$ cat flow/run.sh
#!/bin/bash
# the make line also repeats each setting of config.mk as NAME=value (left out here)
make -C /OpenROAD-flow-scripts/flow DESIGN_CONFIG=/design/flow/config.mk WORK_HOME=/design/flow/orfs CLKGATE_MAP_FILE= finish
$ cat flow/config.mk
export PLATFORM = sky130hd
export DESIGN_NAME = HandwashSensor
export DESIGN_NICKNAME = HandwashSensor
export VERILOG_FILES = /design/flow/design.v
export SDC_FILE = /design/flow/constraint.sdc
export NUM_CORES = 4
export LEC_CHECK = 0
export CAP_MARGIN = 20
export CORE_MARGIN = 2
export CORE_UTILIZATION = 40
export SETUP_SLACK_MARGIN = 1.35
export SLEW_MARGIN = 20
$ cat flow/constraint.sdc
create_clock -name core_clock -period 5.18 [get_ports {clk}]
set_input_delay 1.0360 -clock core_clock [delete_from_list [all_inputs] [get_ports {clk}]]
set_output_delay 1.0360 -clock core_clock [all_outputs]
set_load 0.01 [all_outputs]
$ cat flow/design.v
module HandwashSensor(
    input clk,
    input reset,
    input acceptLeftHandDistance,
    input [15:0] leftHandDistance,
    input acceptLeftHandGain,
    input [7:0] leftHandGain,
    input acceptRightHandDistance,
    input [15:0] rightHandDistance,
    input acceptRightHandGain,
    input [7:0] rightHandGain,
    output waterOn
);
reg [15:0] leftHandDistanceHeld;
 always@(posedge clk)  begin
     if(reset)
         leftHandDistanceHeld <= 0;
     else if(acceptLeftHandDistance)
         leftHandDistanceHeld <= leftHandDistance;
     else
         leftHandDistanceHeld <= leftHandDistanceHeld;
 end
reg [7:0] leftHandGainHeld;
 always@(posedge clk)  begin
     if(reset)
         leftHandGainHeld <= 0;
     else if(acceptLeftHandGain)
         leftHandGainHeld <= leftHandGain;
     else
         leftHandGainHeld <= leftHandGainHeld;
 end
reg [15:0] rightHandDistanceHeld;
 always@(posedge clk)  begin
     if(reset)
         rightHandDistanceHeld <= 0;
     else if(acceptRightHandDistance)
         rightHandDistanceHeld <= rightHandDistance;
     else
         rightHandDistanceHeld <= rightHandDistanceHeld;
 end
reg [7:0] rightHandGainHeld;
 always@(posedge clk)  begin
     if(reset)
         rightHandGainHeld <= 0;
     else if(acceptRightHandGain)
         rightHandGainHeld <= rightHandGain;
     else
         rightHandGainHeld <= rightHandGainHeld;
 end
wire [15:0] leftHand;
 wire [23:0] leftHandDistanceHeld_Mult_leftHandGainHeld;
 DSP48_AxB dsp_leftHandDistanceHeld_Mult_leftHandGainHeld(
     .CLK(clk),
     .A({ {9{1'b0}}, leftHandDistanceHeld}),
     .B({ {10{1'b0}}, leftHandGainHeld}),
     .P(leftHandDistanceHeld_Mult_leftHandGainHeld)
 );
 reg [16:0] leftHandDistanceHeld_Mult_leftHandGainHeld_ShiftR_7;
 always@(posedge clk) begin
     if(reset)
         leftHandDistanceHeld_Mult_leftHandGainHeld_ShiftR_7 <= 0;
     else
         leftHandDistanceHeld_Mult_leftHandGainHeld_ShiftR_7 <= leftHandDistanceHeld_Mult_leftHandGainHeld >> 7;
 end
 assign leftHand = leftHandDistanceHeld_Mult_leftHandGainHeld_ShiftR_7;
wire [15:0] rightHand;
 wire [23:0] rightHandDistanceHeld_Mult_rightHandGainHeld;
 DSP48_AxB dsp_rightHandDistanceHeld_Mult_rightHandGainHeld(
     .CLK(clk),
     .A({ {9{1'b0}}, rightHandDistanceHeld}),
     .B({ {10{1'b0}}, rightHandGainHeld}),
     .P(rightHandDistanceHeld_Mult_rightHandGainHeld)
 );
 reg [16:0] rightHandDistanceHeld_Mult_rightHandGainHeld_ShiftR_7;
 always@(posedge clk) begin
     if(reset)
         rightHandDistanceHeld_Mult_rightHandGainHeld_ShiftR_7 <= 0;
     else
         rightHandDistanceHeld_Mult_rightHandGainHeld_ShiftR_7 <= rightHandDistanceHeld_Mult_rightHandGainHeld >> 7;
 end
 assign rightHand = rightHandDistanceHeld_Mult_rightHandGainHeld_ShiftR_7;
parameter threshold = 1500;
assign waterOn = leftHand != 0 && rightHand != 0 && (leftHand < threshold || rightHand < threshold);
endmodule
module DSP48_AxB
   (CLK,
    A,
    B,
    P);
  input CLK;
  input [24:0]A;
  input [17:0]B;
  output [42:0]P;
assign P = A*B;
endmodule
==> notes.md, run 1 <==
Quick summary of the implementation run below.

The count of unresolved DRC violations after routing came out at 0. The number of buffers added on ports is roughly 54. The number of violations reported at the end of detailed-routing iteration 0 came out at about 220.

The most used standard cell by instance count after synthesis is sky130_fd_sc_hd__inv_1. The fraction of the mapped netlist area in adder cells is between 40% and 50%. The count of library flops with an enable pin came out at 0. The buffer and inverter count on the worst path is 4. The delay of the slowest critical-path stage came out at ~0.56 ns. Per the synth log, the flip-flop and latch total comes to about 80. Among the non-sequential cells, adder cells take the most area. The net count reported at finish is between 1500 and 2000. The count of nets left with antenna violations after detail routing came out at 0. Per the detailed-route log, wirelength across all metal layers totals around 23 mm. The flow ran to the end and the layout has no timing, DRC or antenna violations.

The required time at the worst-slack endpoint is around 5.4 ns. The synthesis report lists the most area-consuming cells as sky130_fd_sc_hd__fa_1, sky130_fd_sc_hd__dfxtp_1, sky130_fd_sc_hd__and2_1. For this run the detailed placement stage logged an HPWL of approximately 17 mm. The power density over the cells came out at between 150 and 200 nW/um^2. The area added between synthesis and finish is 25.4%. The share of total power dissipated in sequential elements is 36.8%. TritonCTS created 9 clock buffers.

The cell total in the yosys stat output is around 1100. For hold timing, the worst endpoint is leftHandDistanceHeld[3]$_SDFFE_PP0P_. The aggregate negative setup slack came out at 0 ns. The largest share of the power goes to registers. The detail-routed via count per cell is slightly below 5.

The cell repeated most along the worst path is sky130_fd_sc_hd__fa_1. Per the synthesis report, the dominant area consumer among library cells is sky130_fd_sc_hd__fa_1. The via count of the routed design is 7788. The number of warnings in the stage logs is 29. In the CTS report, the clock slew at the register clock pins of the worst setup and hold paths is listed as ~0.07 ns. Ranked by instance count, the synthesized netlist is headed by sky130_fd_sc_hd__inv_1, sky130_fd_sc_hd__and2_1, sky130_fd_sc_hd__fa_1, sky130_fd_sc_hd__nand2_1, sky130_fd_sc_hd__nor2_1. The overall chip area is about 27000 um^2. According to the Yosys statistics, the synthesized design has a chip area of ~10000 um^2. Dividing the detail-routed wire length by the instance count gives around 15 um. The fraction of registers with async set/reset is 0%. The number of distinct library cell variants in the gate-level netlist after synthesis is roughly 53. The mean instance size in the synthesized netlist is ~9 um^2.

The fmax came out at 225 MHz. The switching share of power came out at ~32%. The number of primary I/O pins came out at between 50 and 60. The setup slack of the most critical reg-to-reg path is 0.74 ns. The critical path data arrival time came out at approximately 4.7 ns. The layout report lists the multi-input gate area as approximately 8500 um^2. The multiplexer fraction of the synthesized cell area came out at under 10%.

The worst supply voltage drop on vdd is ~0.00013 V. Setup repair after global routing could not meet its margin everywhere. Listed in order, past its start point the critical path passes buf_4 -> and2_1 -> fa_1 -> fa_2 -> fa_1 -> inv_1 -> fa_1 -> inv_1 -> ha_4 -> a21o_1 -> a21o_1 -> buf_4 -> a2111oi_4 -> nor2_2 -> o21ai_1 -> mux2_1. The post-synthesis instance area came out at 10200 um^2. The part of the total power dissipated in the clock network is 32.2%. The floorplan step set the die height to 164 um. The TritonCTS clock tree is done. The post-synthesis share of cell area spent on and-or and or-and gates is 6.09%.

The switching component of the power came out at between 0.6 and 0.7 mW. Measured along the x axis, the die boundary spans approximately 160 um. The combined global-route utilization of all metal layers is about a fifth. The number of pins exceeding their max-slew limit in the final report came out at 0. The kind of cell with the highest combined delay along the critical path is adder cells. The instance tally after logic synthesis is approximately 1100. The sequential area share after synthesis came out at 15.6%. The power in the clock group is 0.641 mW. According to the hold report, the worst path is of the register to register type. The highest fanout seen on the critical path is 13. The combinational power share came out at between 30 and 40%.

The internal power component is around 1.3 mW. The weighted congestion at the end of routability-driven global placement came out at 0.860. At floorplan, the net count of the design was reported as ~1400. The count of final hold-check violations came out at 0. The startpoint class of the critical path is a register.

Summed over all sequential cells, the power is approximately 0.73 mW. The cell depth of the worst min-delay path came out at 2. Setup violations remaining at the end of the flow were counted as 0. The number of global-route vias before repair was between 8000 and 9000. The initial antenna violation count was 0. Per the layout area report, the register area comes to between 1500 and 2000 um^2. The slowest library cell on the worst path is sky130_fd_sc_hd__fa_1. The layout has approximately 2300 filler cells. The length in cells of the worst reg-to-reg path came out at 16. The final-layout worst hold slack is about 0.57 ns. The clock insertion delay at the later pin of the skew report is ~0.34 ns.

The run reported a max-capacitance violation count of 0. In the setup report, the worst path falls into the class register to register. The iteration tally of the first detailed-router pass is 4. The core area came out at around 25000 um^2. The largest net degree at the start of global routing is just over 80.

Looking at the max-slew report, the worst-margin pin has a slew of between 0.9 and 1 ns. In this run the core area contains between 50 and 60 standard-cell rows. Before placement the cells fill 40.7% of the core.

The total of hold buffers inserted after clock tree synthesis came out at 0. The synthesized-area fraction occupied by and/or/nand/nor cells came out at about a fifth. Clock skew on the completed layout was measured at approximately 0.011 ns. The maximum buffer depth of the clock tree came out at 2.

The wire length of the first global-routing pass is ~40 mm. Across all checked pins, the minimum headroom to the slew limit is 33.1%. The count of H-tree levels built during CTS is 3. Per the timing report, the most critical flop-to-flop path originates at leftHandGainHeld[2]$_SDFFE_PP0P_. Combinational cells consume a total of 0.615 mW. The root buffer cell is sky130_fd_sc_hd__clkbuf_16. The critical path capture point type is a register. All stages included, the depth of the critical timing path comes to 16. The yosys synthesis warning count came out at 3. The global route stage reports its total congestion overflow as 0. The share of Yosys cell area claimed by the top area cell type came out at 32.1%.

The share of the cycle needed by the critical path after routing is around 86%. The number of clock sinks is about 80. The number of antenna diodes came out at 0. Summing the areas of all xor and xnor instances in the mapped netlist gives between 2 and 3% of the synthesized area. The startpoint identified for the worst hold timing path is leftHandDistanceHeld[3]$_SDFFE_PP0P_. The post-layout minimum cycle time is 4.44 ns.

The most critical setup path has its startpoint at leftHandGainHeld[2]$_SDFFE_PP0P_. Looking at the cell usage after synthesis, the top flip-flop cell is sky130_fd_sc_hd__dfxtp_1. The static leakage came out at 6.14 nW. The post-route utilization of the core is recorded as 51.0%.
## stage by stage
| step | worst slack [ns] | area [um^2] | instances | total power, mW |
|---|---|---|---|---|
| after floorplan | 0.797 | 10700 | 1139 | 1.10 |
| after global placement | 0.510 | 11400 | 1486 | 1.25 |
| after detailed placement | 0.444 | 11400 | 1486 | 1.26 |
| after CTS | 0.723 | 12400 | 1556 | 1.96 |
| after global routing | 0.570 | 12800 | 1579 | 2.12 |
| final | 0.743 | 12800 | 1579 | 1.99 |
## metal layers
metal	GRT usage [%]	wire length, um
met1	23.0	10200
met2	34.4	12100
met3	2.05	505
met4	5.30	501
met5	0	0
## what timing repair did
action,4_1_cts,5_1_grt
resized,96,78
setup endpoints to repair,32,32
pin swaps,51,58
buffers inserted,54,23
## final cells by class
class / count / area share, %
Sequential cell: 80 / 13.3
Multi-Input combinational cell: 831 / 66.2
Tap cell: 330 / 3.22
Inverter: 189 / 5.53
Clock buffer: 11 / 1.81
Clock inverter: 5 / 0.448
Timing Repair Buffer: 133 / 9.57
==> inputs of run 2 (changes only) <==
Settings changed: ABC_AREA from default to 1, CAP_MARGIN 20 to 5, CELL_PAD_IN_SITES_GLOBAL_PLACEMENT from default to 0, CORE_MARGIN 2 to 8, CORE_UTILIZATION 40 to 27, CTS_CLUSTER_SIZE from default to 47, GPL_ROUTABILITY_DRIVEN from default to 1, PLACE_DENSITY_LB_ADDON from default to 0.14, SETUP_SLACK_MARGIN 1.35 to -0.28, SLEW_MARGIN 20 to 10, TNS_END_PERCENT from default to 10.
Clock period 5.18 ns to 7.57 ns, I/O delays scaled along.
==> notes.md, run 2 <==
Quick summary of the implementation run below.

The count of maximum capacitance violations is 0 (unchanged). The worst setup path is captured at a register. The mean instance size in the synthesized netlist came out at 7.02 um^2 (-22%). The switching component of the power is 0.621 mW (-3.9%). The final critical-path setup slack came out at 2.74 ns (+2.00 ns).

The root buffer cell is sky130_fd_sc_hd__clkbuf_16. The die extent in y is 218 um (+33%). The switching share of power is 38.6% (+6.1 points). Ranked by total cell area, the synthesized netlist is headed by sky130_fd_sc_hd__fa_1, sky130_fd_sc_hd__dfxtp_1, sky130_fd_sc_hd__inv_1. The largest net degree at the start of global routing is 80 (-3.6%). The number of buffers added on ports came out at 54 (unchanged). The fraction of the mapped netlist area in adder cells is 38.6% (-3.0 points). The fmax came out at 207 MHz (-8.1%). The count of final hold-check violations is 0 (unchanged). The sequential power came to 0.548 mW (-25%). The number of antenna diodes is 0 (unchanged). The count of library flops with an enable pin is 0 (unchanged). The initial antenna violation count came out at 0 (unchanged). The setup path with the least slack is of type register to register. The final-layout worst hold slack was 0.690 ns (+0.118 ns).

The report lists the cells along the critical path as nand2_1 -> fa_1 -> inv_1 -> fa_1 -> fa_1 -> inv_1 -> fa_1 -> inv_1 -> ha_1 -> a21oi_1 -> a21boi_0 -> o21ai_0 -> nand2_1 -> nand3_1 -> nand2_1 -> nand2_1 -> nor2_1. The required time at the worst-slack endpoint is 7.88 ns (+2.48 ns). The slew at the pin closest to its max-slew limit came out at 0.809 ns (-0.191 ns). The detail-routed via count per cell is 4.33 (-12%). The worst supply voltage drop on vdd was 0.000102 V (-22%). The number of nets produced by synthesis is 1869 (+30%). The net count reported at finish is 1863 (+21%).

In the power breakdown, the biggest contributor is combinational logic. The startpoint of the tightest hold check path is rightHandDistanceHeld[1]$_SDFFE_PP0P_. The buffer and inverter count on the worst path came out at 3 (-1). The setup violation total in the final timing report came out at 0 (unchanged). The post-synthesis instance area came out at 11000 um^2 (+7.9%).

The core area came out at 40600 um^2 (+61%). The chip area from the yosys synthesis statistics came out at 11000 um^2 (+7.9%). The worst hold path class is register to register.

The cell total in the yosys stat output is 1573 (+38%). The xor-xnor portion of the synthesized cell area is 0.634% (-2.0 points). The clock insertion delay at the later pin of the skew report was 0.37 ns (+0.03 ns). The total combinational power is 0.561 mW (-8.8%). The count of H-tree levels built during CTS is 3 (unchanged).

The iteration tally of the first detailed-router pass is 5 (+1). The number of primary I/O pins came out at 55 (unchanged). The count of unresolved DRC violations after routing is 0 (unchanged). The setup slack of the most critical reg-to-reg path came out at 2.74 ns (+2.00 ns). The HPWL after detailed placement is 24.1 mm (+40%). The number of global-route vias before repair came out at 9880 (+19%).

The length in cells of the worst reg-to-reg path came out at 17 (+1). The residual overflow from global routing is 0 (unchanged). Among the non-sequential cells, adder cells take the most area. The worst setup slack before clock tree synthesis is 2.70 ns (+2.26 ns). The fraction of registers with async set/reset is 0% (unchanged). The flop and latch count out of synthesis is 80 (unchanged). The most used standard cell by instance count after synthesis is sky130_fd_sc_hd__inv_1. The initial core utilization is 27.2% (-13 points). The yosys synthesis warning count came out at 3 (unchanged). In the synthesized netlist the dominant register cell turns out to be sky130_fd_sc_hd__dfxtp_1. The total of hold buffers inserted after clock tree synthesis came out at 0 (unchanged). The area added between synthesis and finish is 11.4%. The sequential area share after synthesis came out at 14.5% (-1.1 points).

Hold analysis lists the worst path endpoint as rightHandDistanceHeld[1]$_SDFFE_PP0P_. The part of the total power dissipated in the clock network is 31.1% (-1.1 points). The cell depth of the worst setup path came to 17 (+1). The maximum buffer depth of the clock tree is 2 (unchanged). The synthesized-area fraction occupied by and/or/nand/nor cells came out at 21.4% (+0.76 points). The TritonCTS clock tree is done. The total length of routed wires is 28.9 mm (+24%). Summed over all instances, the cell type with the most area after synthesis is sky130_fd_sc_hd__fa_1. The average wire length per cell after detail routing is 13.7 um (-7.0%). The share of the cycle needed by the critical path after routing is 63.8% (-22 points).

The number of warnings in the stage logs is 26 (-10%). The number of violations reported at the end of detailed-routing iteration 0 came out at 421 (+90%). The startpoint class of the critical path is a register. The number of distinct library cell variants in the gate-level netlist after synthesis is 34 (-36%). The power density over the cells came out at 131 nW/um^2 (-16%). The slowest library cell on the worst path is sky130_fd_sc_hd__dfxtp_1.

The critical path data arrival time was 5.14 ns (+0.48 ns). The internal power component is 0.988 mW (-26%). The post-synthesis share of cell area spent on and-or and or-and gates is 8.28% (+2.2 points). The number of placed instances, taps included came to 2088 (+41%).

The via count of the routed design is 9115 (+17%). Grouping stages by cell kind, the critical path spends the most delay in adder cells. The weighted congestion at the end of routability-driven global placement came out at 0.824 (-4.2%). The post-CTS setup repair buffer count came to 0 (-100%).

The count of fill cells added during filler insertion came out at 4458 (+92%). The share of Yosys cell area claimed by the top area cell type came out at 29.7% (-2.3 points). The portion of total power attributed to sequential cells came out at 34.1% (-2.7 points). The post-route cell area is 12300 um^2 (-4.2%). The combined global-route utilization of all metal layers was 13.1% (-5.6 points). The worst setup skew after layout came out at 0.0102 ns (-0.000960 ns). The number of gates given a new drive strength after cts came out at 0 (-100%). The instance tally after logic synthesis came out at 1573 (+38%). The overall chip area came to 47600 um^2 (+77%).

The post-layout minimum cycle time came out at 4.83 ns (+0.391 ns). The count of standard-cell rows is 74 (+28%). The number of standard cells in the layout, taps in and fillers out is 2104 (+33%). Setup repair after global routing left no endpoint under its margin. The count of nets left with antenna violations after detail routing came out at 0 (unchanged). The launching point of the worst reg2reg path is rightHandGainHeld[2]$_SDFFE_PP0P_. The x dimension of the die was 218 um (+33%). The power in the clock group was 0.500 mW (-22%). The clock buffer count from CTS is 9 (unchanged). The clock slew at the register clock pins of the worst setup and hold paths was 0.07 ns (about the same). In the synthesized netlist, the cells that appear most often are sky130_fd_sc_hd__inv_1, sky130_fd_sc_hd__nand2_1, sky130_fd_sc_hd__fa_1, sky130_fd_sc_hd__nor2_1, sky130_fd_sc_hd__dfxtp_1.

The highest fanout seen on the critical path came out at 17 (+4). The run finished with no timing, DRC or antenna violations. The delay of the slowest critical-path stage is 0.75 ns (+0.19 ns).

The worst slew margin relative to its limit is 46.1% (+13 points). The core occupancy in the finished layout is 30.3% (-21 points). The static leakage is 7.29 nW (+19%). The overall power consumption is 1.61 mW (-19%). The wire length of the first global-routing pass came to 50.2 mm (+24%). The worst setup path startpoint is rightHandGainHeld[2]$_SDFFE_PP0P_. The number of pins exceeding their max-slew limit in the final report came out at 0 (unchanged). The combinational power share is 34.8% (+3.9 points). The aggregate negative setup slack is 0 ns (unchanged). The post-place instance area is 12000 um^2 (+5.4%). The multiplexer fraction of the synthesized cell area is 0% (-5.0 points). The number of clock sinks is 80 (unchanged). The cell depth of the worst min-delay path came to 2 (unchanged).
run 2: layer usage:
layer / up-vias / global-route usage (%) / share of wire (%)
met1: 4377 / 14.8 / 42
met2: 130 / 24.6 / 53
met4: 0 / 4.21 / 2.4
met3: 41 / 2.30 / 3.1
met5: - / 0 / 0
li1: 4567 / - / -
run 2: area by class of cell:
cell class / instances / area, um^2 / share of cell area (%)
Inverter: 415 / 1560 / 12.7
Sequential cell: 80 / 1600 / 13.0
Clock inverter: 6 / 82.6 / 0.671
Tap cell: 532 / 666 / 5.41
Timing Repair Buffer: 55 / 548 / 4.45
Clock buffer: 10 / 239 / 1.94
Multi-Input combinational cell: 1006 / 7610 / 61.8
==> inputs of run 3 (changes only) <==
Settings changed: CAP_MARGIN 5 to 35, CELL_PAD_IN_SITES_GLOBAL_PLACEMENT 0 to default, CORE_ASPECT_RATIO from default to 1.71, CORE_MARGIN 8 to 2, CORE_UTILIZATION 27 to 72, CTS_CLUSTER_DIAMETER from default to 41, CTS_CLUSTER_SIZE 47 to 78, GPL_TIMING_DRIVEN from default to 1, MAX_ROUTING_LAYER from default to met5, PLACE_DENSITY from default to 0.35, PLACE_DENSITY_LB_ADDON 0.14 to default, SETUP_SLACK_MARGIN -0.28 to -0.01, SLEW_MARGIN 10 to 30, TNS_END_PERCENT 10 to 20.
Clock period 7.57 ns to 3.91 ns, I/O delays scaled along.
==> notes.md, run 3 <==
Quick summary of the implementation run below.

The run stopped with a tool error. It got as far as 5_1_grt and failed there. The tool reported: "[ERROR GRT-0116] Global routing finished with congestion. Check the congestion regions in the DRC Viewer".

The x dimension of the die came to 98.7 um (-55%). Global routing finished with a remaining overflow of 13. The multiplexer fraction of the synthesized cell area came out at 0% (unchanged). The core area is 15100 um^2 (-63%). The number of clock sinks came to 80 (unchanged). The instance tally after logic synthesis is 1573 (unchanged).

The number of nets produced by synthesis came out at 1869 (unchanged). The overall chip area was 16400 um^2 (-66%). The clock buffer count from CTS is 9 (unchanged). The most used standard cell by instance count after synthesis is sky130_fd_sc_hd__inv_1.

The fraction of the mapped netlist area in adder cells was 38.6% (unchanged). The weighted congestion at the end of routability-driven global placement is 0.965 (+17%). The count of library flops with an enable pin came out at 0 (unchanged).

Sorting the Yosys area breakdown by cell type puts at the top sky130_fd_sc_hd__fa_1. The xor-xnor portion of the synthesized cell area is 0.634% (unchanged). The chip area from the yosys synthesis statistics is 11000 um^2 (unchanged). The number of primary I/O pins is 55 (unchanged). The number of buffers added on ports is 54 (unchanged).

The tree is rooted in a sky130_fd_sc_hd__clkbuf_16. The cell total in the yosys stat output came out at 1573 (unchanged). The count of standard-cell rows came to 59 (-20%).

The fraction of registers with async set/reset is 0% (unchanged). The primary flip-flop cell chosen by synthesis mapping is sky130_fd_sc_hd__dfxtp_1. Sorting the synthesized cells by area gives the leading types as sky130_fd_sc_hd__fa_1, sky130_fd_sc_hd__dfxtp_1, sky130_fd_sc_hd__inv_1. The combined global-route utilization of all metal layers is 56.3%. The HPWL after detailed placement is 25.8 mm (+7.2%). The number of distinct library cell variants in the gate-level netlist after synthesis is 34 (unchanged). The flop and latch count out of synthesis came out at 80 (unchanged). The prevailing logic family in the synthesized netlist is adder cells. The post-synthesis instance area was 11000 um^2 (unchanged). The yosys synthesis warning count is 3 (unchanged). The post-synthesis share of cell area spent on and-or and or-and gates is 8.28% (unchanged).

The sequential area share after synthesis is 14.5% (unchanged). The mean instance size in the synthesized netlist came to 7.02 um^2 (unchanged). The post-place instance area is 12800 um^2 (+7.0%). The die extent in y came to 166 um (-24%). The count of H-tree levels built during CTS was 3 (unchanged). The synthesized-area fraction occupied by and/or/nand/nor cells is 21.4% (unchanged). The total of hold buffers inserted after clock tree synthesis was 0 (unchanged). The synthesis run shows the most used standard cells to be sky130_fd_sc_hd__inv_1, sky130_fd_sc_hd__nand2_1, sky130_fd_sc_hd__fa_1, sky130_fd_sc_hd__nor2_1, sky130_fd_sc_hd__dfxtp_1.

The initial core utilization came to 73.0% (+46 points). The maximum buffer depth of the clock tree is 2 (unchanged). The share of Yosys cell area claimed by the top area cell type came out at 29.7% (unchanged).
run 3: layer usage:
metal | track usage [%] | GRT overflow
met1 | 50.7 | 0
met2 | 86.9 | 5
met3 | 25.4 | 0
met4 | 61.4 | 8
met5 | 0 | 0
run 3: what timing repair did:
action,CTS
setup buffers,19
resized,154
setup endpoints to repair,31
pin swaps,62
cloned,1
run 3: stage by stage:
step           cells  hold slack (ns)  worst slack (ns)
2_1_floorplan   1573            0.556           -0.0217
3_3_place_gp    1896            0.577            -0.355
3_5_place_dp    1896            0.595            -0.389
4_1_cts         1931            0.575           -0.0951
==> inputs of run 4 (changes only) <==
Settings changed: ABC_AREA 1 to default, CAP_MARGIN 35 to 20, CORE_ASPECT_RATIO 1.71 to default, CORE_UTILIZATION 72 to 40, CTS_CLUSTER_DIAMETER 41 to default, CTS_CLUSTER_SIZE 78 to default, GPL_ROUTABILITY_DRIVEN 1 to default, GPL_TIMING_DRIVEN 1 to default, MAX_ROUTING_LAYER met5 to default, PLACE_DENSITY 0.35 to default, SETUP_SLACK_MARGIN -0.01 to default, SLEW_MARGIN 30 to 20, TNS_END_PERCENT 20 to default.
Clock period 3.91 ns to 4.19 ns, I/O delays scaled along.
==> notes.md, run 4 <==
Quick summary of the implementation run below.

Post-synth the commonest register cell is sky130_fd_sc_hd__dfxtp_1. The required time at the worst-slack endpoint came out at 4.44 ns. The number of distinct library cell variants in the gate-level netlist after synthesis came out at 53 (+56%).

Looking at the critical path, the single cell with the biggest stage delay is sky130_fd_sc_hd__fa_1. Among the non-sequential cells, adder cells take the most area. The startpoint class of the critical path is a register. The residual overflow from global routing is 0. The biggest slice of the total power is consumed by the clock network.

TritonCTS built the clock tree. The post-synthesis instance area came to 10200 um^2 (-7.3%). The switching component of the power is about 0.87 mW. The number of primary I/O pins came out at 55 (unchanged). The number of violations reported at the end of detailed-routing iteration 0 came out at 207. The multiplexer fraction of the synthesized cell area came out at 5.02% (+5.0 points).

The synthesis stats list as the most numerous cell sky130_fd_sc_hd__inv_1. The fraction of the mapped netlist area in adder cells was 41.6% (+3.0 points). STA shows the worst min-delay path finishing at rightHandDistanceHeld[9]$_SDFFE_PP0P_. By startpoint and endpoint, the worst setup path is classified as register to register.

The static leakage is 6.65 nW. The worst hold path class is register to register. The chip area from the yosys synthesis statistics is 10200 um^2 (-7.3%).

The count of library flops with an enable pin came out at 0 (unchanged). The setup violation total in the final timing report came out at 15. The maximum buffer depth of the clock tree is 2 (unchanged). The share of Yosys cell area claimed by the top area cell type is 32.1% (+2.3 points). Checking max transition, the worst relative margin is between 30% and 40%. The count of H-tree levels built during CTS came to 3 (unchanged). The routed layout has roughly 8100 vias. The instance tally after logic synthesis is 1139 (-28%). The number of buffers added on ports is 54 (unchanged). The weighted congestion at the end of routability-driven global placement is 0.840 (-13%). The number of clock sinks is 80 (unchanged). The overall power consumption came out at roughly 2.7 mW. The worst setup path is captured at a register. The portion of total power attributed to sequential cells is approximately 33%. The overall chip area came out at 26900 um^2 (+64%). The mean instance size in the synthesized netlist came out at 8.99 um^2 (+28%). Yosys reports that the most numerous cell types are sky130_fd_sc_hd__inv_1, sky130_fd_sc_hd__and2_1, sky130_fd_sc_hd__fa_1, sky130_fd_sc_hd__nand2_1, sky130_fd_sc_hd__nor2_1. The signal on the critical path passes through buf_6 -> and2_4 -> fa_1 -> fa_1 -> fa_1 -> inv_1 -> fa_1 -> inv_2 -> ha_4 -> and3_4 -> and3_4 -> a221oi_4 -> o21bai_2 -> a41o_1 -> a21oi_2 -> mux2_4.

Data on the critical path arrives at its endpoint at approximately 4.7 ns. The aggregate negative setup slack came out at -1.86 ns. Summed over all instances, the cell type with the most area after synthesis is sky130_fd_sc_hd__fa_1.

Per the layout report, the design carries around 2300 filler cells. Setup repair after global routing could not meet its margin everywhere. The top cell family by delay on the critical path is adder cells.

The initial core utilization is 40.7% (-32 points). The length in cells of the worst reg-to-reg path came out at 16. The count of unresolved DRC violations after routing came out at 0. The HPWL after detailed placement is 19.2 mm (-26%). Per the CTS log, the root buffer master is sky130_fd_sc_hd__clkbuf_16. The number of global-route vias before repair is a little under 9000. The run finished, with violations left. The post-layout minimum cycle time came out at ~4.4 ns.

The internal portion of the total power is ~1.8 mW. The flop and latch count out of synthesis came out at 80 (unchanged). The number of warnings in the stage logs is 29. After layout, the worst path uses 106% of the clock period.

The count of maximum capacitance violations is 0. The cell depth of the worst min-delay path came out at 2. The clock slew at the register clock pins of the worst setup and hold paths is 0.08 ns. The count of final hold-check violations is 0. The xor-xnor portion of the synthesized cell area is 2.65% (+2.0 points).

The pin closest to its max-slew limit shows a slew of around 1 ns. The buffer and inverter count on the worst path is 3. The post-synthesis share of cell area spent on and-or and or-and gates is 6.09% (-2.2 points). The worst supply voltage drop on vdd is a little over 0.0002 V.

The power density over the cells came out at 196 nW/um^2. The delay of the slowest critical-path stage is around 0.5 ns. The setup slack of the most critical reg-to-reg path is -0.24 ns.

The number of antenna diodes came out at 0. The power report attributes to the clock group a share of between 30% and 40%. The final critical-path setup slack came out at -0.245 ns. The layout checks failed on setup timing.

The fmax came out at ~230 MHz. The average wire length per cell after detail routing came out at 14.3 um. The sequential area share after synthesis is 15.6% (+1.1 points). For this block, the routed nets add up to ~24 mm of wire.

The fraction of registers with async set/reset came out at 0% (unchanged). The first global-routing pass estimated about 42 mm of wire. The sequential power is roughly 0.88 mW.

The launching point of the worst reg2reg path is leftHandGainHeld[2]$_SDFFE_PP0P_. The area added between synthesis and finish is 32.8%. The largest net degree at the start of global routing is 32. The core area came to 25200 um^2 (+66%). For this run, the detailed router reports a per-instance via density of ~4.8. The startpoint of the tightest hold check path is rightHandDistanceHeld[9]$_SDFFE_PP0P_.

The synthesized-area fraction occupied by and/or/nand/nor cells came out at 20.7% (-0.76 points). The met1 routing resource usage after global routing is 23.4%. By area the synthesized netlist is led by sky130_fd_sc_hd__fa_1, sky130_fd_sc_hd__dfxtp_1, sky130_fd_sc_hd__and2_1. The x dimension of the die is 164 um (+66%).

The worst setup path startpoint is leftHandGainHeld[2]$_SDFFE_PP0P_. The finished design was reported to have a net count of about 1600. For the worst-skew pair, the clock arrives at the later sink with an insertion delay of roughly 0.36 ns. The combinational power share came out at about 32%. The die extent in y is 164 um (-1.2%).

The met2 demand-to-capacity share in global routing came out at between 30% and 40%. The switching share of power came out at between 30 and 40%. The core occupancy in the finished layout came out at roughly 54%.

In this run, power in combinational logic comes to ~0.86 mW. The yosys synthesis warning count came to 3 (unchanged). The count of nets left with antenna violations after detail routing is 0. The number of nets produced by synthesis is 1435 (-23%).

The initial antenna violation count came out at 0. The combined global-route utilization of all metal layers is between 10% and 20%. The routing usage on met3 is approximately 2.8%. Global route summary, busiest routing layer listed as met2. For reference, the final report shows the max-slew violation count at 0. The cell total in the yosys stat output is 1139 (-28%). Looking at the critical path, the highest net fanout was 6. The iteration tally of the first detailed-router pass is 4.

The cell depth of the worst setup path came out at 16. The worst setup skew after layout came out at 0.0124 ns. The count of standard-cell rows is 58 (-1.7%). The clock buffer count from CTS was 9 (unchanged). The power in the clock group came out at approximately 0.93 mW. The timing report shows the most common cell along the critical path to be sky130_fd_sc_hd__fa_1.
==> run 4: per-stage QoR <==
step / hold slack (ns) / setup slack [ns] / cells / area [um^2]
global placement: 0.591 / -0.275 / 1631 / 12400
CTS: 0.570 / -0.262 / 1669 / 13300
global route: 0.594 / -0.430 / 1675 / 13600
finish: 0.563 / -0.245 / 1675 / 13600
detailed placement: 0.596 / -0.394 / 1631 / 12400
floorplan: 0.509 / -0.195 / 1139 / 10500
==> run 4: repair_timing <==
| action | in CTS | in global routing |
|---|---|---|
| hold buffers | 0 | 0 |
| setup buffers | 22 | 9 |
| pin swaps | 73 | 68 |
| resized | 136 | 71 |
| setup endpoints to repair | 23 | 26 |
==> run 4: per-layer routing <==
| metal | wire [um] | vias to the layer above |
|---|---|---|
| li1 | - | 3936 |
| met3 | 501 | 31 |
| met2 | 12400 | 97 |
| met4 | 453 | 0 |
| met1 | 10600 | 3994 |
| met5 | 0 | - |
==> run 4: cell type report <==
cell class | count | area, um^2 | share of cell area (%)
inverter | 189 | 709 | 5.22
tap | 330 | 413 | 3.04
timing repair buffer | 229 | 1980 | 14.6
clock buffer | 9 | 225 | 1.66
sequential | 80 | 1690 | 12.4
clock inverter | 7 | 106 | 0.782
multi-input combinational | 831 | 8470 | 62.3
==> inputs of run 5 (changes only) <==
Settings changed: ABC_AREA from default to 1, CAP_MARGIN 20 to 0, CORE_UTILIZATION 40 to 72, CTS_CLUSTER_DIAMETER from default to 400, CTS_CLUSTER_SIZE from default to 96, PLACE_DENSITY from default to 0.38, SETUP_SLACK_MARGIN from default to -0.28, TNS_END_PERCENT from default to 10.
Clock period 4.19 ns to 2.95 ns, I/O delays scaled along.
==> notes.md, run 5 <==
Quick summary of the implementation run below.

The tool reported: "[ERROR GRT-0232] Routing congestion too high. Check the congestion heatmap in the GUI". The instance tally after logic synthesis was 1573 (+38%). The initial core utilization came out at 73.2% (+33 points). The count of standard-cell rows came to 45 (-22%).

The root buffer cell is sky130_fd_sc_hd__clkbuf_16. The number of primary I/O pins came to 55 (unchanged). The number of buffers added on ports came out at 54 (unchanged).

The number of distinct library cell variants in the gate-level netlist after synthesis is 34 (-36%). The xor-xnor portion of the synthesized cell area came out at 0.634% (-2.0 points). The fraction of the mapped netlist area in adder cells was 38.6% (-3.0 points). Counting instances in the post-synthesis netlist gives the leading cell types as sky130_fd_sc_hd__inv_1, sky130_fd_sc_hd__nand2_1, sky130_fd_sc_hd__fa_1, sky130_fd_sc_hd__nor2_1, sky130_fd_sc_hd__dfxtp_1.

The sequential area share after synthesis is 14.5% (-1.1 points). The combined global-route utilization of all metal layers is 70.9%. The number of clock sinks came out at 80 (unchanged). The multiplexer fraction of the synthesized cell area came out at 0% (-5.0 points). The prevailing logic family in the synthesized netlist is adder cells. The count of H-tree levels built during CTS came out at 3 (unchanged).

The post-synthesis instance area came to 11000 um^2 (+7.9%). The chip area from the yosys synthesis statistics is 11000 um^2 (+7.9%). The HPWL after detailed placement came out at 24.8 mm (+29%). Looking at area per cell type in the netlist, the leader is sky130_fd_sc_hd__fa_1. The main area contributors are sky130_fd_sc_hd__fa_1, sky130_fd_sc_hd__dfxtp_1, sky130_fd_sc_hd__inv_1. Per the synth stats, the flop cell with the highest instance count is sky130_fd_sc_hd__dfxtp_1. The yosys synthesis warning count came out at 3 (unchanged).

Looking at the gate-level netlist, the highest instance count belongs to sky130_fd_sc_hd__inv_1. The synthesized-area fraction occupied by and/or/nand/nor cells is 21.4% (+0.76 points). The number of nets produced by synthesis came to 1869 (+30%). The fraction of registers with async set/reset is 0% (unchanged). The flop and latch count out of synthesis is 80 (unchanged). The share of Yosys cell area claimed by the top area cell type is 29.7% (-2.3 points). The x dimension of the die came out at 128 um (-22%). The residual overflow from global routing came out at 7.

The weighted congestion at the end of routability-driven global placement came out at 0.958 (+14%). The overall chip area is 16300 um^2 (-39%). The die extent in y came out at 128 um (-22%). The flow did not finish. The mean instance size in the synthesized netlist was 7.02 um^2 (-22%). The cell total in the yosys stat output came out at 1573 (+38%). The maximum buffer depth of the clock tree is 2 (unchanged). The post-synthesis share of cell area spent on and-or and or-and gates was 8.28% (+2.2 points). The stage at which the flow ended is 5_1_grt. The count of library flops with an enable pin came out at 0 (unchanged).

The clock buffer count from CTS came out at 9 (unchanged). The core area came out at 15100 um^2 (-40%).
## run 5: metal layers
layer,GRT overflow,GRT usage [%]
met5,0,19.8
met4,4,73.8
met3,0,55.1
met2,3,91.8
met1,0,66.4
## run 5: stage by stage
stage | hold WS [ns] | area (um^2) | worst slack [ns] | cells
3_5_place_dp | 0.562 | 13100 | -1.33 | 1887
4_1_cts | 0.545 | 13800 | -1.07 | 1923
2_1_floorplan | 0.556 | 11700 | -0.826 | 1573
3_3_place_gp | 0.542 | 13100 | -1.20 | 1887
## run 5: what timing repair did
action,CTS
pin swaps,36
resized,103
endpoints found under the setup margin,32
hold buffers,0
buffers inserted,20
==> inputs of run 6 (changes only) <==
Settings changed: CAP_MARGIN 0 to 20, CTS_CLUSTER_DIAMETER 400 to 218, CTS_CLUSTER_SIZE 96 to 99, PLACE_DENSITY 0.38 to default, SETUP_SLACK_MARGIN -0.28 to 1.49, TNS_END_PERCENT 10 to default.
Clock period 2.95 ns to 5.05 ns, I/O delays scaled along.
==> notes.md, run 6 <==
Quick summary of the implementation run below.

The total of hold buffers inserted after clock tree synthesis was 0 (unchanged). Per STA, the highest per-stage delay on the worst path measures 0.59 ns. The critical path is of the register to register type. After layout, the minimum clock period comes to ~4.7 ns.

The buffer and inverter count on the worst path came out at 4. The xor-xnor portion of the synthesized cell area was 0.634% (unchanged). The cell family contributing the most delay on the critical path is adder cells. The run finished with no timing, DRC or antenna violations.

The maximum buffer depth of the clock tree is 2 (unchanged). The overall power consumption is 2.95 mW. The synthesized-area fraction occupied by and/or/nand/nor cells was 21.4% (unchanged).

The leakage power in the latest report is between 7 and 8 nW. After the first detailed-routing iteration, the DRC count stood at 1895. The via count of the routed design is between 10000 and 15000. The chip area from the yosys synthesis statistics came to 11000 um^2 (unchanged).

The sequential power came out at just over 0.8 mW. The number of global-route vias before repair came out at 11300. The count of nets left with antenna violations after detail routing came out at 0. Per the CTS log, the root buffer master is sky130_fd_sc_hd__clkbuf_16. The yosys synthesis warning count was 3 (unchanged).

The synthesis report lists the most area-consuming cells as sky130_fd_sc_hd__fa_1, sky130_fd_sc_hd__dfxtp_1, sky130_fd_sc_hd__inv_1. Looking at hold timing, the worst path starts from rightHandDistanceHeld[0]$_SDFFE_PP0P_. The number of distinct library cell variants in the gate-level netlist after synthesis is 34 (unchanged). The number of primary I/O pins came to 55 (unchanged). The end-of-flow timing check tallies setup violations at 0. For the final routed database, the setup TNS stands at 0 ns. The length in cells of the worst reg-to-reg path is 18. The area added between synthesis and finish is 25.5%.

The most used standard cell by instance count after synthesis is sky130_fd_sc_hd__inv_1. The switching component of the power is ~1.3 mW. TritonCTS built the clock tree.

For reference, the top logic cell family by area is adder cells. The die extent in y is 128 um (unchanged). Hold analysis lists the worst path endpoint as rightHandDistanceHeld[0]$_SDFFE_PP0P_.

After the last flow step, the layout net total stands at between 1500 and 2000. For this run, the leading register cell type out of synthesis is sky130_fd_sc_hd__dfxtp_1. The sequential area share after synthesis came out at 14.5% (unchanged). Yosys reports that the most numerous cell types are sky130_fd_sc_hd__inv_1, sky130_fd_sc_hd__nand2_1, sky130_fd_sc_hd__fa_1, sky130_fd_sc_hd__nor2_1, sky130_fd_sc_hd__dfxtp_1. The x dimension of the die came out at 128 um (unchanged). The combinational power share is between 40% and 50%. The critical path endpoint has a required time of between 5 and 6 ns. The clock buffer count from CTS came out at 9 (unchanged). In the CTS report, the clock slew at the register clock pins of the worst setup and hold paths is listed as around 0.070 ns. The cell total in the yosys stat output came to 1573 (unchanged). The overall chip area is 16300 um^2 (unchanged). The startpoint identified for the worst register-to-register timing path is leftHandGainHeld[3]$_SDFFE_PP0P_. The core area is 15100 um^2 (unchanged). The worst slew margin relative to its limit came out at around 40%. The combined global-route utilization of all metal layers is 41.1%. The post-synthesis share of cell area spent on and-or and or-and gates came out at 8.28% (unchanged). The most critical setup path has its startpoint at leftHandGainHeld[3]$_SDFFE_PP0P_. The portion of total power attributed to sequential cells is 27.6%. The count of library flops with an enable pin is 0 (unchanged). The multiplexer fraction of the synthesized cell area came out at 0% (unchanged). The wire length of the first global-routing pass is between 50 and 60 mm.

Of the total power, the clock network draws between 20% and 30%. The number of warnings in the stage logs is 32. The clock insertion delay at the later pin of the skew report is between 0.3 and 0.4 ns. The count of unresolved DRC violations after routing is 0. The switching share of power is between 40% and 50%. The share of Yosys cell area claimed by the top area cell type came to 29.7% (unchanged). Note that the worst hold path type here is register to register. The final timing report lists a max-slew violation count of 0. The average wire length per cell after detail routing came out at ~22 um. The worst setup skew after layout is roughly 0.015 ns. The count of H-tree levels built during CTS is 3 (unchanged). The internal portion of the total power is around 1.6 mW. The total length of routed wires is a little over 40 mm. The detail-routed via count per cell came out at 6.33. In the power breakdown, the biggest contributor is combinational logic. The initial antenna violation count was 4. The iteration tally of the first detailed-router pass came out at 13. The global route stage reports its total congestion overflow as 0. The critical path data arrival time is ~5.0 ns. The power in the clock group came out at ~0.68 mW. The post-synthesis instance area came out at 11000 um^2 (unchanged).

The cell depth of the worst setup path came out at 18. For this run, the number of standard cells in the final layout without fillers is ~1900. Entering global routing, the biggest net connects around 70 pins.

The fraction of the mapped netlist area in adder cells came out at 38.6% (unchanged). The number of buffers added on ports is 54 (unchanged). The library cell occupying the most area in the post-synthesis netlist is sky130_fd_sc_hd__fa_1.

The flop and latch count out of synthesis came out at 80 (unchanged). The total combinational power is 1.45 mW. The highest fanout seen on the critical path came out at 8.

The weighted congestion at the end of routability-driven global placement came out at 0.917 (-4.3%). The worst VDD IR drop from the latest analysis is roughly 0.00018 V. The number of clock sinks came out at 80 (unchanged). The slew at the pin closest to its max-slew limit is 0.884 ns.

The mean instance size in the synthesized netlist came out at 7.02 um^2 (unchanged). The count of final hold-check violations is 0. STA classifies the critical path startpoint as a register. The count of standard-cell rows is 45 (unchanged). The fmax is ~210 MHz.

The instance tally after logic synthesis came out at 1573 (unchanged). Setup repair after global routing could not meet its margin everywhere. Counting instances, the worst hold path has a depth of 2. The share of the cycle needed by the critical path after routing came out at between 90 and 100%. The fraction of registers with async set/reset came out at 0% (unchanged).

The tool flagged a number of max-cap violations equal to 0. The setup slack of the most critical reg-to-reg path is between 0.3 and 0.4 ns. The number of nets produced by synthesis is 1869 (unchanged). The HPWL after detailed placement is 21.5 mm (-13%).

The power density over the cells is roughly 210 nW/um^2. The largest individual stage delay along the critical path comes from the cell sky130_fd_sc_hd__fa_1. The cell sequence reported for the critical path is nand2_1 -> inv_1 -> fa_1 -> fa_1 -> fa_1 -> inv_1 -> fa_1 -> inv_1 -> ha_4 -> nand2_2 -> inv_1 -> a21boi_4 -> o21ai_1 -> nand2_1 -> nand3_1 -> nand2_1 -> nand2_1 -> nor2_1. The initial core utilization is 73.2% (unchanged). The worst setup path is captured at a register. The number of placed instances, taps included was 1747 (-7.4%).
-- run 6: area by class of cell --
class / instances / area [um^2]
fill: 590 / 1230
sequential: 80 / 1710
tap: 188 / 235
clock inverter: 7 / 70.1
multi-input combinational: 1006 / 8670
inverter: 415 / 1560
antenna: 3 / 7.51
timing repair buffer: 143 / 1380
clock buffer: 9 / 225
-- run 6: routing by layer --
metal / vias to the layer above / track usage (%) / wire, um
li1: 4762 / - / -
met1: 5362 / 43.2 / 12700
met2: 1088 / 73.4 / 18700
met3: 497 / 6.76 / 5260
met4: 6 / 31.6 / 4750
met5: - / 0 / 149
-- run 6: per-stage QoR --
stage          hold WS [ns]  util (%)  instance area [um^2]  setup WS, ns
2_1_floorplan         0.556         -                 11800          1.27
6_report              0.612      91.9                 13900         0.348
3_3_place_gp          0.667      79.9                 12100         0.733
3_5_place_dp          0.674      79.9                 12100         0.704
5_1_grt               0.624      91.8                 13900         0.271
4_1_cts               0.584      87.7                 13200          1.08
-- run 6: what timing repair did --
item / in CTS / in global routing
endpoints found under the setup margin: 32 / 32
pin swaps: 52 / 67
buffers inserted: 54 / 30
gates resized: 145 / 120
hold endpoints to repair: 0 / 0
==> inputs of run 7 (changes only) <==
Settings changed: ABC_AREA 1 to default, CAP_MARGIN 20 to 35, CORE_ASPECT_RATIO from default to 1.71, CTS_CLUSTER_DIAMETER 218 to 41, CTS_CLUSTER_SIZE 99 to 78, GPL_ROUTABILITY_DRIVEN from default to 1, GPL_TIMING_DRIVEN from default to 1, MAX_ROUTING_LAYER from default to met5, PLACE_DENSITY_LB_ADDON from default to 0.28, SETUP_SLACK_MARGIN 1.49 to 0.39, SLEW_MARGIN 20 to 30, TNS_END_PERCENT from default to 40.
Clock period 5.05 ns to 4.63 ns, I/O delays scaled along.
==> notes.md, run 7 <==
Quick summary of the implementation run below.

The maximum buffer depth of the clock tree is 2 (unchanged). The yosys synthesis warning count came out at 3 (unchanged). The share of Yosys cell area claimed by the top area cell type is 32.1% (+2.3 points). The slew at the pin closest to its max-slew limit came to 0.992 ns (+0.108 ns).

The weighted congestion at the end of routability-driven global placement is 0.929 (+1.4%). The post-synthesis share of cell area spent on and-or and or-and gates is 6.09% (-2.2 points). The xor-xnor portion of the synthesized cell area was 2.65% (+2.0 points). The final-layout worst hold slack came out at 0.589 ns (-0.0234 ns). The chip area from the yosys synthesis statistics came to 10200 um^2 (-7.3%). For this run, the leading register cell type out of synthesis is sky130_fd_sc_hd__dfxtp_1. In this design, the largest share of critical-path delay is due to adder cells. The combinational power share came out at 32.7% (-16 points). The cell depth of the worst min-delay path was 2 (unchanged).

The critical path data arrival time is 5.09 ns (+0.07 ns). The run finished, with violations left. The buffer and inverter count on the worst path is 4 (unchanged). The share of the cycle needed by the critical path after routing came out at 104% (+11 points).

The via count of the routed design came out at 9356 (-20%). The final critical-path setup slack came out at -0.186 ns (-0.534 ns). The slowest library cell on the worst path is sky130_fd_sc_hd__fa_2.

The number of primary I/O pins came to 55 (unchanged). The cell total in the yosys stat output is 1139 (-28%). The count of nets left with antenna violations after detail routing came out at 0 (unchanged). The number of pins exceeding their max-slew limit in the final report came to 0 (unchanged). The worst setup path is captured at a register. The sequential power is 0.818 mW (+0.5%). The sequential area share after synthesis came to 15.6% (+1.1 points). The residual overflow from global routing came out at 0 (unchanged). The flop and latch count out of synthesis is 80 (unchanged). The worst setup path startpoint is rightHandGainHeld[2]$_SDFFE_PP0P_. The number of clock sinks is 80 (unchanged). The fraction of the mapped netlist area in adder cells came out at 41.6% (+3.0 points).

Relative to the synthesized area, the layout overhead comes to 23.7%. The total combinational power came to 0.816 mW (-44%). The multi-input combinational cell area came to 8420 um^2 (-2.9%). The largest net degree at the start of global routing is 49 (-31%). The fmax is 208 MHz (-2.4%).

The critical path is of the register to register type. The instance tally after logic synthesis is 1139 (-28%). The number of global-route vias before repair was 9608 (-15%). The report lists the cells along the critical path as buf_4 -> and2_1 -> fa_1 -> fa_1 -> inv_1 -> fa_2 -> inv_1 -> fa_1 -> ha_4 -> a21oi_4 -> o21ai_4 -> a31oi_4 -> buf_6 -> o21ai_4 -> a221oi_4 -> a211oi_2 -> a211oi_2.

The overall power consumption came to 2.50 mW (-15%). Among the stages of the critical path, the cell type that occurs most often is sky130_fd_sc_hd__fa_1. The count of library flops with an enable pin was 0 (unchanged). The worst setup slack before clock tree synthesis is -0.0304 ns (-0.735 ns). The overall chip area came to 15200 um^2 (-6.9%). The count of H-tree levels built during CTS is 3 (unchanged). The synthesis stats list as the most numerous cell sky130_fd_sc_hd__inv_1. The initial core utilization is 72.9% (-0.32 points). The count of standard-cell rows came out at 57 (+27%).

The wire length of the first global-routing pass is 46.3 mm (-11%). The clock insertion delay at the later pin of the skew report came to 0.37 ns (-0.02 ns). The fraction of registers with async set/reset is 0% (unchanged). The launch point of the worst register-to-register path is recorded as rightHandGainHeld[2]$_SDFFE_PP0P_. The internal power component came to 1.64 mW (-0.64%). The combined global-route utilization of all metal layers is 39.8% (-1.3 points).

The total of hold buffers inserted after clock tree synthesis is 0 (unchanged). The worst slew margin relative to its limit is 33.9% (-7.1 points). The average wire length per cell after detail routing came out at 24.9 um (+11%). The number of distinct library cell variants in the gate-level netlist after synthesis came to 53 (+56%). The count of unresolved DRC violations after routing is 0 (unchanged). The detail-routed via count per cell was 6.54 (+3.3%). The worst supply voltage drop on vdd was 0.000184 V (+5.0%). The multiplexer fraction of the synthesized cell area is 5.02% (+5.0 points). The switching component of the power came out at 0.859 mW (-34%). The cell depth of the worst setup path came to 17 (-1).

The worst setup skew after layout was 0.0124 ns (-0.00304 ns). The net count reported at finish came out at 1543 (-21%). The iteration tally of the first detailed-router pass was 6 (-7). The highest fanout seen on the critical path is 4 (-4). In this run the layout check failures are setup timing.

The total length of routed wires is 35.6 mm (-14%). The biggest slice of the total power is consumed by the clock network. The post-route cell area came out at 12700 um^2 (-8.6%). The number of buffers added on ports is 54 (unchanged). The portion of total power attributed to sequential cells is 32.8% (+5.2 points). The x dimension of the die came out at 95.2 um (-26%). STA reports the tightest min-delay check as being of type register to register. The register area came out at 1690 um^2 (-1.7%). The setup slack of the most critical reg-to-reg path was -0.19 ns (-0.53 ns).

The count of maximum capacitance violations was 0 (unchanged). For the worst min-delay path, the startpoint reported by OpenROAD is rightHandDistanceHeld[5]$_SDFFE_PP0P_. Looking at the clock tree report, the root buffer type is sky130_fd_sc_hd__clkbuf_16. The power in the clock group is 0.863 mW (+26%). The delay of the slowest critical-path stage came out at 0.56 ns (-0.03 ns). The post-layout minimum cycle time came out at 4.82 ns (+0.114 ns). The core area was 14000 um^2 (-6.9%). The count of final hold-check violations is 0 (unchanged). TritonCTS built the clock tree. The clock buffer count from CTS is 9 (unchanged). The mean instance size in the synthesized netlist is 8.99 um^2 (+28%). The number of warnings in the stage logs is 29 (-9.4%).

STA classifies the critical path startpoint as a register. The main area contributors are sky130_fd_sc_hd__fa_1, sky130_fd_sc_hd__dfxtp_1, sky130_fd_sc_hd__and2_1. The post-synthesis instance area was 10200 um^2 (-7.3%). The die extent in y is 160 um (+25%). Setup repair after global routing could not meet its margin everywhere. Among the non-sequential cells, adder cells take the most area. The library cell occupying the most area in the post-synthesis netlist is sky130_fd_sc_hd__fa_1.

The synthesized-area fraction occupied by and/or/nand/nor cells is 20.7% (-0.76 points). The static leakage came out at 6.19 nW (-22%). The commonest cells after synthesis are sky130_fd_sc_hd__inv_1, sky130_fd_sc_hd__and2_1, sky130_fd_sc_hd__fa_1, sky130_fd_sc_hd__nand2_1, sky130_fd_sc_hd__nor2_1. The setup violation total in the final timing report is 5 (+5). The core occupancy in the finished layout came out at 90.2% (-1.7 points). The initial antenna violation count is 2 (-2).

The post-place instance area came out at 11200 um^2 (-6.8%). The power density over the cells is 197 nW/um^2 (-7.3%). The count of fill cells added during filler insertion is 519 (-12%). The switching share of power was 34.4% (-9.7 points). The part of the total power dissipated in the clock network was 34.6% (+11 points). The number of violations reported at the end of detailed-routing iteration 0 came to 1093 (-42%). STA shows the worst min-delay path finishing at rightHandDistanceHeld[5]$_SDFFE_PP0P_. The clock slew at the register clock pins of the worst setup and hold paths is 0.06 ns (about the same). The length in cells of the worst reg-to-reg path is 17 (-1).

The required time at the worst-slack endpoint is 4.90 ns (-0.47 ns). The HPWL after detailed placement was 19.3 mm (-10%). The number of nets produced by synthesis was 1435 (-23%).
-- run 7: final cells by class --
class,count,area share [%]
multi-input combinational,831,66.5
sequential,80,13.3
timing repair buffer,136,10.2
inverter,189,5.60
clock buffer,11,1.84
tap,177,1.75
clock inverter,5,0.830
antenna,2,0.0395
-- run 7: timing repair --
item                       4_1_cts  5_1_grt
buffers inserted                38       15
resized                         87       89
setup endpoints to repair       24       26
pin swaps                       39       39
-- run 7: per-stage QoR --
step	instances	TNS (ns)
after CTS	1414	0
final	1431	-0.485
after global placement	1359	0
after global routing	1430	-5.28
after floorplan	1139	0
after detailed placement	1360	-0.0304
-- run 7: per-layer routing --
metal / track usage (%) / routed length, um / up-vias
met4: 29.8 / 4350 / 0
met5: 0 / 0 / -
met2: 71.0 / 17800 / 798
met1: 38.9 / 10500 / 4409
li1: - / - / 3755
met3: 7.88 / 2950 / 394
==> inputs of run 8 (changes only) <==
Settings changed: CORE_ASPECT_RATIO 1.71 to 1.72, CTS_CLUSTER_DIAMETER 41 to 47, PLACE_DENSITY_LB_ADDON 0.28 to 0.05, SETUP_SLACK_MARGIN 0.39 to -0.35, TNS_END_PERCENT 40 to 20.
Clock period 4.63 ns to 4.12 ns, I/O delays scaled along.
==> notes.md, run 8 <==
Quick summary of the implementation run below.

The run stopped with a tool error. The stage at which the flow ended is 5_1_grt. The first error in the log reads "[ERROR GRT-0232] Routing congestion too high. Check the congestion heatmap in the GUI". The die extent in y came out at 160 um (+0.28%). The number of primary I/O pins is 55 (unchanged).

The overall chip area is 15200 um^2 (about the same). The multiplexer fraction of the synthesized cell area came out at 5.02% (unchanged). The synthesis stats list as the most numerous cell sky130_fd_sc_hd__inv_1.

The HPWL after detailed placement is 21.5 mm (+11%). The share of Yosys cell area claimed by the top area cell type came to 32.1% (unchanged). The post-synthesis instance area is 10200 um^2 (unchanged). Yosys reports that the most numerous cell types are sky130_fd_sc_hd__inv_1, sky130_fd_sc_hd__and2_1, sky130_fd_sc_hd__fa_1, sky130_fd_sc_hd__nand2_1, sky130_fd_sc_hd__nor2_1. Overall routing resource usage recorded by global route was between 60% and 70%.

The post-synthesis share of cell area spent on and-or and or-and gates is 6.09% (unchanged). Of all cell types, the one taking the most synthesized area is sky130_fd_sc_hd__fa_1. The number of placed instances, taps included came out at 1491 (+9.6%). The number of nets produced by synthesis is 1435 (unchanged). The sequential area share after synthesis is 15.6% (unchanged).

The number of distinct library cell variants in the gate-level netlist after synthesis was 53 (unchanged). For reference, the top cells by area after synthesis are sky130_fd_sc_hd__fa_1, sky130_fd_sc_hd__dfxtp_1, sky130_fd_sc_hd__and2_1. The weighted congestion at the end of routability-driven global placement came out at 0.957 (+3.0%).

Among the non-sequential cells, adder cells take the most area. The xor-xnor portion of the synthesized cell area is 2.65% (unchanged). The cell total in the yosys stat output is 1139 (unchanged). The instance tally after logic synthesis came out at 1139 (unchanged).

The chip area from the yosys synthesis statistics came out at 10200 um^2 (unchanged). The tree is rooted in a sky130_fd_sc_hd__clkbuf_16. The number of buffers added on ports came out at 54 (unchanged). The count of library flops with an enable pin is 0 (unchanged). The flop and latch count out of synthesis is 80 (unchanged). The count of standard-cell rows came out at 57 (unchanged). The maximum buffer depth of the clock tree is 2 (unchanged).

The synthesized-area fraction occupied by and/or/nand/nor cells came out at 20.7% (unchanged). The x dimension of the die was 94.9 um (-0.28%). The count of H-tree levels built during CTS is 3 (unchanged). The residual overflow from global routing is 18. The total of hold buffers inserted after clock tree synthesis is 0 (unchanged). The worst setup slack before clock tree synthesis came to -0.778 ns (-0.747 ns). The most used flip-flop cell after synthesis is sky130_fd_sc_hd__dfxtp_1. The mean instance size in the synthesized netlist came out at 8.99 um^2 (unchanged). The clock buffer count from CTS is 9 (unchanged). The number of clock sinks is 80 (unchanged). The yosys synthesis warning count is 3 (unchanged).

The fraction of registers with async set/reset was 0% (unchanged). The fraction of the mapped netlist area in adder cells came out at 41.6% (unchanged). The initial core utilization is 72.9% (unchanged). The core area came out at 14000 um^2 (unchanged).
## run 8: routing by layer
layer	track usage, %	GRT overflow
met1	59.0	0
met2	85.4	12
met3	33.4	0
met4	61.1	6
met5	0.347	0
## run 8: stage by stage
step | cell area (um^2) | hold WS (ns) | power (mW)
3_5_place_dp | 12100 | 0.545 | 1.70
4_1_cts | 12800 | 0.527 | 2.69
2_1_floorplan | 10300 | 0.500 | 1.33
3_3_place_gp | 12100 | 0.538 | 1.67
## run 8: repair_timing
action	CTS
resized	76
setup endpoints to repair	20
setup buffers	14
pin swaps	40
==> inputs of run 9 (changes only) <==
Settings changed: CAP_MARGIN 35 to 15, CORE_ASPECT_RATIO 1.72 to 0.67, CORE_MARGIN 2 to 9, CORE_UTILIZATION 72 to 37, CTS_CLUSTER_DIAMETER 47 to default, CTS_CLUSTER_SIZE 78 to 80, GPL_ROUTABILITY_DRIVEN 1 to default, GPL_TIMING_DRIVEN 1 to default, MAX_ROUTING_LAYER met5 to default, PLACE_DENSITY_LB_ADDON 0.05 to 0.1, SETUP_SLACK_MARGIN -0.35 to 0.96, SLEW_MARGIN 30 to 20, TNS_END_PERCENT 20 to default.
Clock period 4.12 ns to 3.35 ns, I/O delays scaled along.
==> notes.md, run 9 <==
Quick summary of the implementation run below.

The flow ran to the end, but the layout failed its checks. The layout checks failed on setup timing. Sorting the synthesis cell report by count puts at the top sky130_fd_sc_hd__inv_1. The post-synthesis instance area is 10200 um^2 (unchanged). Total power normalized to cell area comes to between 200 and 250 nW/um^2.

The critical path in this run is classified as register to register. Looking at the max-slew report, the worst-margin pin has a slew of between 0.7 and 0.8 ns. The fraction of the mapped netlist area in adder cells came out at 41.6% (unchanged). The final-layout worst hold slack is about 0.56 ns. The met1 routing resource usage after global routing came out at between 20% and 30%. The register area came out at ~1700 um^2. The global routing's busiest layer is met1. The net count reported at finish is 1674. The heaviest power group is combinational logic. The critical path data arrival time came out at between 4 and 5 ns. The x dimension of the die came out at 221 um (+130%). Hold-check failures listed in the final report amount to 0. The power report attributes to the combinational group a share of roughly a third. The HPWL after detailed placement is 20.9 mm (-2.9%).

The share of Yosys cell area claimed by the top area cell type came to 32.1% (unchanged). The number of placed instances, taps included is 1698 (+14%). The highest fanout seen on the critical path is 8.

The worst setup path startpoint is leftHandGainHeld[5]$_SDFFE_PP0P_. The multiplexer fraction of the synthesized cell area came out at 5.02% (unchanged). STA classifies the critical path endpoint as a register. Per STA, the worst path is made up of buf_8 -> and2_4 -> fa_1 -> fa_1 -> fa_1 -> inv_2 -> fa_1 -> inv_2 -> ha_4 -> a21o_1 -> a21o_1 -> or3_1 -> o21ai_1 -> nor2_2 -> o21ai_1 -> mux2_1. The met2 demand-to-capacity share in global routing came out at between 20% and 30%.

The mean instance size in the synthesized netlist came out at 8.99 um^2 (unchanged). The residual overflow from global routing is 0. The worst setup slack before clock tree synthesis came out at -1.22 ns (-0.446 ns). The endpoint of the worst hold path is reported as leftHandDistanceHeld[7]$_SDFFE_PP0P_. The slew check shows that the tightest pin keeps a relative margin of about 52%. The script parses the final routing iteration and logs DRC violations as 0. In this run the register-to-register setup slack is -1.07 ns. The number of primary I/O pins is 55 (unchanged). The startpoint identified for the worst hold timing path is leftHandDistanceHeld[7]$_SDFFE_PP0P_. Per STA, the worst path accumulates the most delay in the family adder cells. The maximum buffer depth of the clock tree came out at 2 (unchanged).

The overall chip area came out at 34100 um^2 (+120%). The count of maximum capacitance violations is 0. The prevailing logic family in the synthesized netlist is adder cells. The switching share of power is 32.5%. The count of standard-cell rows came out at 49 (-14%).

The clock network consumes a total of 1.04 mW. Per the detail_route report, routed wire per instance is about 15 um. The share of the cycle needed by the critical path after routing came out at 132%. The chip area from the yosys synthesis statistics came out at 10200 um^2 (unchanged). In the post-route analysis, the smallest setup slack over all paths is -1.07 ns.

Sequential power for this build is 1.11 mW. The multi-input combinational cell area came out at 8590 um^2. The post-route cell area is roughly 14000 um^2. The initial core utilization is 37.9% (-35 points).

The synthesized-area fraction occupied by and/or/nand/nor cells came to 20.7% (unchanged). The first global-routing pass estimated around 45 mm of wire. Across the routed clock network, the largest skew measured is just under 0.007 ns.

The xor-xnor portion of the synthesized cell area came to 2.65% (unchanged). The commonest cells after synthesis are sky130_fd_sc_hd__inv_1, sky130_fd_sc_hd__and2_1, sky130_fd_sc_hd__fa_1, sky130_fd_sc_hd__nand2_1, sky130_fd_sc_hd__nor2_1. The number of violations reported at the end of detailed-routing iteration 0 is 344.

The yosys synthesis warning count is 3 (unchanged). The number of antenna diodes came out at 0. The number of standard cells in the layout, taps in and fillers out is 1740. The number of global-route vias before repair came out at 8700.

The internal power component is approximately 2.2 mW. The cell total in the yosys stat output is 1139 (unchanged). The routing usage on met3 came out at approximately 2.0%. The area added between synthesis and finish is 37.0%. Setup repair after global routing could not meet its margin everywhere. Sorting the synthesized cells by area gives the leading types as sky130_fd_sc_hd__fa_1, sky130_fd_sc_hd__dfxtp_1, sky130_fd_sc_hd__and2_1.

The number of nets produced by synthesis was 1435 (unchanged). The root buffer cell is sky130_fd_sc_hd__clkbuf_16. In this run, flip-flops and latches consume roughly 34% of the power.

The clock buffer count from CTS came out at 9 (unchanged). Across all layers, the routed design uses approximately 8100 vias. The worst hold path belongs to the class register to register. The count of library flops with an enable pin is 0 (unchanged). The clock insertion delay at the later pin of the skew report is ~0.35 ns. Pins over their slew limit in the final report were tallied at 0. The iteration tally of the first detailed-router pass came out at 5. The static leakage came out at around 7 nW. The fraction of registers with async set/reset came out at 0% (unchanged). The number of distinct library cell variants in the gate-level netlist after synthesis is 53 (unchanged). The TritonCTS clock tree is done. The worst setup path is launched from a register.

The weighted congestion at the end of routability-driven global placement is 0.806 (-16%). The worst supply voltage drop on vdd is between 0.0002 and 0.0003 V. The initial antenna violation count is 0. The post-place instance area came out at 12900 um^2 (+6.4%).

The buffer and inverter count on the worst path is 3. The part of the total power dissipated in the clock network is 31.5%. The core area came out at 27000 um^2 (+92%). The library cell occupying the most area in the post-synthesis netlist is sky130_fd_sc_hd__fa_1.

The total of hold buffers inserted after clock tree synthesis is 0 (unchanged). The cell depth of the worst setup path is 16. The count of H-tree levels built during CTS came out at 3 (unchanged). The detail-routed via count per cell came out at roughly 4.7. The number of clock sinks is 80 (unchanged). The setup violation total in the final timing report came out at 32.

The count of fill cells added during filler insertion is about 2600. The number of buffers added on ports is 54 (unchanged). The die extent in y came out at 154 um (-3.9%).

Looking at the cell usage after synthesis, the top flip-flop cell is sky130_fd_sc_hd__dfxtp_1. The delay of the slowest critical-path stage came out at just over 0.5 ns. The count of nets left with antenna violations after detail routing came out at 0. The post-synthesis share of cell area spent on and-or and or-and gates is 6.09% (unchanged).

The instance tally after logic synthesis came out at 1139 (unchanged). The fmax came out at around 230 MHz. The sequential area share after synthesis came out at 15.6% (unchanged).

In this run the tools logged warnings totalling 29. On the worst setup and hold paths after CTS, the clock-pin slew comes to approximately 0.070 ns. The flop and latch count out of synthesis came out at 80 (unchanged).

The largest individual stage delay along the critical path comes from the cell sky130_fd_sc_hd__fa_1. The largest net degree at the start of global routing came out at 37. STA lists the startpoint of the worst register-to-register path as leftHandGainHeld[5]$_SDFFE_PP0P_. The post-layout minimum cycle time is approximately 4.4 ns. The core occupancy in the finished layout came out at ~52%. The length in cells of the worst reg-to-reg path is 16. The cell depth of the worst min-delay path came out at 2.

The required time at the worst-slack endpoint is 3.59 ns. The switching component of the power came out at roughly 1.1 mW. The total combinational power came out at 1.15 mW. The combined global-route utilization of all metal layers came out at approximately 16%. Counting stages on the worst path, the most repeated cell is sky130_fd_sc_hd__fa_1.

The detailed router reported a total wirelength of about 25 mm.
[run 9: timing repair]
item,CTS,global route
pin swaps,63,34
setup buffers,20,6
resized,133,47
setup endpoints to repair,33,33
cloned,0,0
[run 9: per-stage QoR]
step / total power, mW / TNS, ns
6_report: 3.30 / -26.89
5_1_grt: 3.53 / -32.21
4_1_cts: 3.31 / -26.83
3_5_place_dp: 2.15 / -28.87
3_3_place_gp: 2.15 / -28.20
2_1_floorplan: 1.71 / -18.03
[run 9: area by class of cell]
class	count	area share [%]
clock buffers	14	1.81
clock inverters	2	0.276
inverters	189	5.06
multi-input cells	831	61.2
flip-flops and latches	80	11.9
well taps	357	3.18
repair buffers	267	16.5
[run 9: metal layers]
layer / routed length (um) / part of all wire (%)
met1: 14200 / 56
met2: 10500 / 41
met4: 165 / 0.65
met3: 645 / 2.5
met5: 0 / 0
No activity file was given, so power comes from the tool's default toggle rates.
